==> flow/design.v (excerpt) <==
module ALU(
input clk,
input [15:0]a,b,
input [3*8:0] op,
output  reg [31:0]out
    );
make LEC_CHECK=0 CAP_MARGIN=20 CORE_MARGIN=2 CORE_UTILIZATION=67 CTS_CLUSTER_SIZE=98 SLEW_MARGIN=20 finish   # period 35.4 ns
run.sh (not shown) runs the stock make flow with config.mk's settings and CLKGATE_MAP_FILE=.
Then changed:
--- a/flow/config.mk
+++ b/flow/config.mk
@@ -10,2 +10,2 @@
-export CORE_UTILIZATION = 67
-export CTS_CLUSTER_SIZE = 98
+export CORE_UTILIZATION = 66
+export SETUP_SLACK_MARGIN = 3.58
==> flow/constraint.sdc (replaced) <==
create_clock -name core_clock -period 28.0 [get_ports {clk}]
set_input_delay 5.6000 -clock core_clock [delete_from_list [all_inputs] [get_ports {clk}]]
set_output_delay 5.6000 -clock core_clock [all_outputs]
set_load 0.01 [all_outputs]
The new run did not get past 5_1_grt. Area after synthesis is unchanged. Die area grows by 1.5%. Synthesized cell count does not change.
Then changed:
--- a/flow/config.mk
+++ b/flow/config.mk
@@ -10,2 +10,3 @@
-export CORE_UTILIZATION = 66
-export SETUP_SLACK_MARGIN = 3.58
+export CORE_UTILIZATION = 70
+export CTS_CLUSTER_DIAMETER = 190
+export CTS_CLUSTER_SIZE = 93
Now the flow passed the timing, DRC and antenna checks.
Die area went down by 5.6%.
Synthesized area stays the same.
Synthesized cell count does not change.
Then changed:
--- a/flow/config.mk
+++ b/flow/config.mk
@@ -8 +8 @@
-export CAP_MARGIN = 20
+export CAP_MARGIN = 5
@@ -10,3 +10,2 @@
-export CORE_UTILIZATION = 70
-export CTS_CLUSTER_DIAMETER = 190
-export CTS_CLUSTER_SIZE = 93
+export CORE_UTILIZATION = 67
+export SETUP_SLACK_MARGIN = 4.18
=> With this change the flow stopped in 5_1_grt on GRT-0232; synthesized area is unchanged; die size came out higher by 4.4%; synthesized cell count is unchanged.

Setup of run 1:
The RTL this note starts from:
==> flow/design.v <==
`timescale 1ns / 1ps
module logical(
input [15:0] a,b,
input [3*8:0] sel,
output reg [15:0] x
    );
 always@(*)
begin
    case(sel)
    "~": 
            x=~a;
    "|": 
            x=a|b;
    "&": 
            x=a&b;
    "~&": 
            x=~(a&b);
    "~|": 
            x=~(a|b);
    "^": 
            x=a^b;
    "~^": 
            x=~(a^b);
    "<<": 
            x=a<<1;
    ">>": 
            x=a>>1;
    "asl": 
            x={a[14:0],1'b0};
    "asr": 
            x={a[15],a[15:1]};
    "rol": 
            x={a[14:0],a[15]};
    "ror": 
            x={a[0],a[15:1]};  
    "cmp": 
            if(a>b)
                x=1;
             else if(a<b)
                x=16'hffff;
             else
                x=0;  
     default:
            x=0;
     endcase
end
endmodule
`timescale 1ns / 1ps
module arithmetic(
input [15:0] A,
input [15:0] B,
input [8:0] sel,
output reg [15:0] Sum,
output reg Cout
    );
wire [15:0] B_comp;
twos_comp TC(B,B_comp);
reg [15:0] b;
wire [15:0] S1;
wire c1;
adder A1( A, b, S1, c1);
always @(*)
case(sel)
"+" : begin
        b = B;
        Sum = S1;
        Cout = c1;
      end
"-" : begin
        b = B_comp;
        Sum = S1;
        Cout = 0;
      end       
default : begin
        b = B;
        Sum = 0;
        Cout = 0;
        end       
endcase 
endmodule
module adder(
input [15:0] A,
input [15:0] B,
output [15:0] Sum,
output Cout
    );
wire [2:0] cout_cla;
wire Cin;
assign Cin = 0;
carry_look_ahead CLA1(A[3:0],B[3:0], Cin, cout_cla[0]);
carry_look_ahead CLA2(A[7:4],B[7:4], cout_cla[0], cout_cla[1]);
carry_look_ahead CLA3(A[11:8],B[11:8], cout_cla[1], cout_cla[2] );  
carry_look_ahead CLA4(A[15:12],B[15:12], cout_cla[2], Cout );
ripple_carry_adder RCA1(A[3:0], B[3:0], Cin, Sum[3:0]);
ripple_carry_adder RCA2(A[7:4], B[7:4],cout_cla[0], Sum[7:4]);
ripple_carry_adder RCA3(A[11:8], B[11:8], cout_cla[1], Sum[11:8]);
ripple_carry_adder RCA4(A[15:12], B[15:12], cout_cla[2], Sum[15:12]);  
endmodule
module full_adder(
input a, b, cin,
output sum, cout
);
    assign sum = a ^ b ^ cin;
    assign cout = (a & b) | (b & cin) | (cin & a);
endmodule
module ripple_carry_adder(
    input [3:0] a, b,
    input cin,
    output [3:0] sum
);
    wire [3:0] c;
    full_adder FA1(a[0], b[0], cin, sum[0], c[0]);
    full_adder FA2(a[1], b[1], c[0], sum[1], c[1]);
    full_adder FA3(a[2], b[2], c[1], sum[2], c[2]);
    full_adder FA4(a[3], b[3], c[2], sum[3], c[3]);
endmodule
module carry_look_ahead(
input [3:0]a,b,
input Cin,
output Cout1);
wire [3:0]p,g;
assign p = a^b;
assign g = a&b;
assign Cout1 =  g[3] | (p[3] & g[2]) | (p[3] & p[2] & g[1]) | (p[3] & p[2] & p[1] & g[0]) | (p[3] & p[2] & p[1] & p[0] & Cin);
endmodule
module twos_comp(
input [15:0]B,
output [15:0]B_comp
);
assign B_comp = ~B + 1'b1;
endmodule
`timescale 1ns / 1ps
module multiplier( input clk, input[15:0]A1, B1, output reg [31:0] C);
integer i;
reg [31:0]A2;
reg [15:0]B2;
always@(posedge clk )
begin
		C=0;
		A2[15:0]=A1;
		A2[31:16]=0;
		B2=B1;
        for (i=0;i<16;i=i+1)
        begin
			if(B1[i]==1'b0)
			begin
				C=C+0;
			end
			else
			begin
				C=C+(A1<<i);
			end
		end
end
endmodule
`timescale 1ns / 1ps
module ALU(
input clk,
input [15:0]a,b,
input [3*8:0] op,
output  reg [31:0]out
    );
wire [15:0]z1,z2;
wire [31:0]z3;
reg [15:0] a1, a2, a3, b1, b2, b3;
reg [1:0] sel;
wire Cout;
always @(*)
if(  op == "" || op == "~" || op == "|" || op == "&" || op == "~&" || op == "~|" ||
     op == "^" || op == "~^" || op == ">>" || op == "<<" || op == "asr" || 
     op == "asl" || op == "ror" || op == "rol" || op == "cmp" )
 sel = 2'b00;
else if(op == "+" || op == "-")
    sel = 2'b01;
else if( op == "*" )
    sel = 2'b10;
else
    sel = 2'b00;
logical L(a1, b1, op, z1);
arithmetic AA1( a2,b2,op,z2,Cout);
multiplier M( clk,a3, b3, z3);
always @(*)
case(sel)
2'b00 : begin
        a1 = a;
        a2 = 0;
        a3 = 0;
        b1 = b;
        b2 = 0;
        b3 = 0;
        out[15:0] = z1;
        out[31:16] = 0;
        end
2'b01  : begin
        a1 = 0;
        a2 = a;
        a3 = 0;
        b1 = 0;
        b2 = b;
        b3 = 0;
        out[15:0] = z2;
        out[16] = Cout;
        out[31:17] = 0;
        end     
default :  begin
        a1 = 0;
        a2 = 0;
        a3 = a;
        b1 = 0;
        b2 = 0;
        b3 = b;
       out = z3;
        end            
endcase
endmodule
export LEC_CHECK = 0
export ABC_AREA = 1
export CAP_MARGIN = 20
export CORE_ASPECT_RATIO = 0.5
export CORE_MARGIN = 2
export CORE_UTILIZATION = 72
export CTS_CLUSTER_DIAMETER = 367
export CTS_CLUSTER_SIZE = 96
export PLACE_DENSITY = 0.42
export SLEW_MARGIN = 20
export TNS_END_PERCENT = 5
create_clock -name core_clock -period 11.6 [get_ports {clk}]
Run 1 terminated abnormally: 3_5_place_dp reported DPL-0038.
The following lists how run 2 was set up differently from run 1:
# run 1
export LEC_CHECK = 0
export ABC_AREA = 1
export CAP_MARGIN = 20
export CORE_ASPECT_RATIO = 0.5
export CORE_MARGIN = 2
export CORE_UTILIZATION = 72
export CTS_CLUSTER_DIAMETER = 367
export CTS_CLUSTER_SIZE = 96
export PLACE_DENSITY = 0.42
export SLEW_MARGIN = 20
export TNS_END_PERCENT = 5
create_clock -name core_clock -period 11.6 [get_ports {clk}]
# run 2
export LEC_CHECK = 0
export CAP_MARGIN = 20
export CORE_MARGIN = 2
export CORE_UTILIZATION = 40
export SLEW_MARGIN = 20
create_clock -name core_clock -period 28.0 [get_ports {clk}]
Findings:
Of run 2 and run 1, just one finished clean: run 2. No final results exist for run 1, since it was stopped by error DPL-0038 during 3_5_place_dp. Against run 1, run 2 reports a synthesized-area fraction occupied by adder cells that is higher. Synthesized cell count: run 2 vs run 1 down 498. Run 2 vs run 1: overall die height up. [compare] base=run 1 new=run 2: starting density of the core went down by 33 points, multiplexer share of the synthesized area rose by 3.7 points, synthesized area decreased by 150 sq um relative to the old numbers. Run 2 — yosys-reported design area after synthesis 0.81% lower, run 1 as reference.

// ALU: RTL as listed in full above, without the edits since
==> flow/config.mk <==
export PLATFORM = sky130hd
export DESIGN_NAME = ALU
export DESIGN_NICKNAME = ALU
export VERILOG_FILES = /design/flow/design.v
export SDC_FILE = /design/flow/constraint.sdc
export NUM_CORES = 4
export LEC_CHECK = 0
export CAP_MARGIN = 20
export CORE_MARGIN = 2
export CORE_UTILIZATION = 72
export CTS_CLUSTER_DIAMETER = 28
export CTS_CLUSTER_SIZE = 32
export PLACE_DENSITY_LB_ADDON = 0.12
export SETUP_SLACK_MARGIN = 3.01
export SLEW_MARGIN = 20
==> flow/constraint.sdc <==
create_clock -name core_clock -period 10.6 [get_ports {clk}]
set_input_delay 2.1200 -clock core_clock [delete_from_list [all_inputs] [get_ports {clk}]]
set_output_delay 2.1200 -clock core_clock [all_outputs]
set_load 0.01 [all_outputs]
The first run aborted during detailed placement (3_5_place_dp) with DPL-0038.
==> next run, changes <==
CORE_UTILIZATION = 27   (was 72)
CTS_CLUSTER_DIAMETER = not set   (was 28)
CTS_CLUSTER_SIZE = not set   (was 32)
PLACE_DENSITY_LB_ADDON = not set   (was 0.12)
SETUP_SLACK_MARGIN = not set   (was 3.01)
clock period = 32.6 ns   (was 10.6 ns; I/O delays follow)
The changed run went through all stages and came out clean.
Synthesized area stays the same.
Synthesized cell count does not change.
Die size increases to 2.6 times its value.
==> next run, changes <==
CORE_UTILIZATION = 13   (was 27)
clock period = 35.4 ns   (was 32.6 ns; I/O delays follow)
Outcome: Routed wire length climbs by 4.6%; setup slack gets better by 2.6 ns; utilization drops by 15 points; hold slack gets better by 0.58 ns; cell area climbs by about 6.5%; total power drops by 1.7%; sequential share of layout area drops by 0.19 points; cell count climbs by about 30%.
==> next run, changes <==
CORE_UTILIZATION = 40   (was 13)
clock period = 34.0 ns   (was 35.4 ns; I/O delays follow)
The changed run produced a clean layout.
Synthesized cell count is unchanged.
Hold slack degrades by 0.32 ns.
Count of clock-buffer cells in the layout is lower by 1.
Final cell count falls by 28%.
Power is estimated from default activity; no workload was simulated.
